==> flow/design.v (excerpt) <==
module sys_ref_core #(parameter DATA_WIDTH = 8, ADDR_WIDTH = 4)
(
 input   wire                      CLK,
 input   wire                      RST,             
 input   wire  [DATA_WIDTH-1:0]    UART_RX_DATA,
 input   wire                      UART_RX_Valid,
 input   wire                      FIFO_FULL,
 output  wire  [DATA_WIDTH-1:0]    FIFO_WR_DATA,
 output  wire                      FIFO_WR_INC,
 output  wire  [DATA_WIDTH-1:0]    UART_Config,
 output  wire  [DATA_WIDTH-1:0]    Div_Ratio,
 output  wire                      CLKDIV_EN
);
Settings: LEC_CHECK=0, CAP_MARGIN=20, CORE_MARGIN=2, CORE_UTILIZATION=72, CTS_CLUSTER_DIAMETER=334, PLACE_DENSITY=0.67, SETUP_SLACK_MARGIN=-1.54, SLEW_MARGIN=20; clock period 20.8 ns.
run.sh (not shown) runs the stock make flow with config.mk's settings and CLKGATE_MAP_FILE=.
The first run aborted during global routing (5_1_grt).
Edit:
Settings changed: ABC_AREA set to 1, CTS_CLUSTER_DIAMETER 334 to not set, CTS_CLUSTER_SIZE set to 100, PLACE_DENSITY 0.67 to 0.6, SETUP_SLACK_MARGIN -1.54 to not set.
Clock period 20.8 ns to 27.8 ns, I/O delays scaled along.
After rerunning: This time the run finished clean. Synthesized cell count climbs by 26%. Die area drops by 0.60%. Area after synthesis drops by 0.61%.
Edit:
Settings changed: ABC_AREA 1 to not set, CORE_UTILIZATION 72 to 40, CTS_CLUSTER_SIZE 100 to not set.
Clock period 27.8 ns to 28.4 ns, I/O delays scaled along.
Result: Via count shrinks by roughly a tenth; non-clock buffer count went up by 20; fmax came out lower slightly; worst setup slack gets better by 190 ps.
Edit:
Settings changed: CORE_UTILIZATION 40 to 70, CTS_CLUSTER_SIZE set to 35.
Clock period 28.4 ns to 15.5 ns, I/O delays scaled along.
The new run failed in global routing (5_1_grt).
Die size is lower by 42%.
Synthesized cell count is unchanged.
Area after synthesis stays the same.

---

## run 1
sys_ref_core again, from the RTL that the note above started with.
## sys_ref_core
module sys_ref_core #(parameter DATA_WIDTH = 8, ADDR_WIDTH = 4)
(
 input   wire                      CLK,
 input   wire                      RST,             
 input   wire  [DATA_WIDTH-1:0]    UART_RX_DATA,
 input   wire                      UART_RX_Valid,
 input   wire                      FIFO_FULL,
 output  wire  [DATA_WIDTH-1:0]    FIFO_WR_DATA,
 output  wire                      FIFO_WR_INC,
 output  wire  [DATA_WIDTH-1:0]    UART_Config,
 output  wire  [DATA_WIDTH-1:0]    Div_Ratio,
 output  wire                      CLKDIV_EN
);
==> flow/config.mk <==
export PLATFORM = sky130hd
export DESIGN_NAME = sys_ref_core
export DESIGN_NICKNAME = sys_ref_core
export VERILOG_FILES = /design/flow/design.v
export SDC_FILE = /design/flow/constraint.sdc
export NUM_CORES = 4
export LEC_CHECK = 0
export CAP_MARGIN = 20
export CORE_MARGIN = 2
export CORE_UTILIZATION = 69
export CTS_CLUSTER_DIAMETER = 88
export SETUP_SLACK_MARGIN = 1.83
export SLEW_MARGIN = 20
==> flow/constraint.sdc <==
create_clock -name core_clock -period 13.4 [get_ports {CLK}]
set_input_delay 2.6800 -clock core_clock [delete_from_list [all_inputs] [get_ports {CLK}]]
set_output_delay 2.6800 -clock core_clock [all_outputs]
set_load 0.01 [all_outputs]
Run status, run 1: aborted in global routing (5_1_grt), error GRT-0232
The following lists how run 2 was set up differently from run 1:
Settings: PLACE_DENSITY newly set to 0.6; CTS_CLUSTER_DIAMETER removed (was 88); CORE_UTILIZATION changed from 69 to 66; TNS_END_PERCENT newly set to 80; SETUP_SLACK_MARGIN removed (was 1.83); the clock period (ns, I/O delays scaled along) changed from 13.4 to 20.3.
--- outcome ---
~same synthesized area in run 1 and run 2
[compare] base=run 1 new=run 2: number of placed instances with taps included moved down; share of cell area taken by muxes after synthesis did not really move; x dimension of the die went up by 2.2%; post-CTS resize count now sits lower; count of standard-cell rows went up 1.
Run 2 finished all stages; however, its layout fails the closing checks, the failures being negative setup slack.
Compared run 2 against run 1; per-instance average area after synthesis within noise.
Comparing run 1 against run 2, there is no change at all in synthesized cell count.
Diff run 1..run 2 | boundary pin count | unchanged
Here is what was changed in the inputs of run 3 compared with run 2.
Settings: an added SETUP_SLACK_MARGIN of 5.0; an added CTS_CLUSTER_SIZE of 87; an added ABC_AREA of 1.
### Flow results
- FAIL run 3 @ global routing (5_1_grt): tool exited with error
- In run 3, post-placement cell area is higher than in run 2.
- Comparing run 3 and run 2, buffers inserted during post-CTS setup optimization is lower on run 2.
- On area fraction in full adders, half adders and majority gates, run 3 tracks run 2 almost exactly.
- Compared with run 2, HPWL reported at the end of detailed placement in run 3 decreased slightly.
- Any difference in clock buffer count from CTS between run 2 and run 3 is small enough to ignore.
- Of run 3 and run 2, the run reporting the higher die area was run 2.
- On area share of xor/xnor cells in the synthesized design, run 3 and run 2 are neck and neck.
- Per the comparison of run 3 with run 2, placer's final routability congestion estimate went down by 2.5%; chip area in the Yosys report moved down; synthesized cell count shows an increase of about 26%.
[inputs] run 4 vs run 3
Settings: SETUP_SLACK_MARGIN: 5.0 -> unset; TNS_END_PERCENT: 80 -> unset; CTS_CLUSTER_SIZE: 87 -> unset; CORE_UTILIZATION: 66 -> 64; ABC_AREA: 1 -> unset; the clock period (ns, I/O delays scaled along): 20.3 -> 23.4.
Findings:
The flow completed for run 4, but it is not clean: the layout still shows negative setup slack.
Between run 3 and run 4, the flow reports synthesized cell count decreasing by more than 10%.
Run 4 against run 3: post-synth area from yosys stat increased 0.62%, and-or/or-and share of the synthesized area increased 4.9 points.
The run showing the greater count of different cell masters after synthesis is run 4.
On post-placement worst setup slack: run 4 sits above run 3.
Taking run 3 as the reference, in run 4 register share after synthesis went down 0.17 points, HPWL after detailed placement now smaller.

---

Starting RTL as in the previous note.
Settings: LEC_CHECK=0, CAP_MARGIN=20, CORE_MARGIN=2, CORE_UTILIZATION=72, PLACE_DENSITY=0.67, SLEW_MARGIN=20; clock period 25.4 ns.
==> next run, changes <==
- CTS_CLUSTER_DIAMETER: default -> 132
- PLACE_DENSITY: 0.67 -> 0.6
- clock period: 25.4 -> 20.8 ns (I/O delays scaled with it)
Effect: This time the run never finished: it broke off in global routing (5_1_grt) (GRT-0116). Area after synthesis stays the same. Die size does not change. Synthesized cell count is unchanged.
==> next run, changes <==
- CORE_UTILIZATION: 72 -> 40
- CTS_CLUSTER_DIAMETER: 132 -> default
- clock period: 20.8 -> 30.0 ns (I/O delays scaled with it)
=> The changed run ran to the end with no violations; area after synthesis does not change; synthesized cell count is unchanged; die size is higher by about 80%.
==> next run, changes <==
- CELL_PAD_IN_SITES_DETAIL_PLACEMENT: default -> 1
- CORE_UTILIZATION: 40 -> 54
- GPL_ROUTABILITY_DRIVEN: default -> 1
- PLACE_DENSITY: 0.6 -> default
- PLACE_DENSITY_LB_ADDON: default -> 0.23
Hold slack improves by 0.030 ns.
Cell area hardly moves.
Clock skew hardly moves.
Routed wire length increases by 28%.
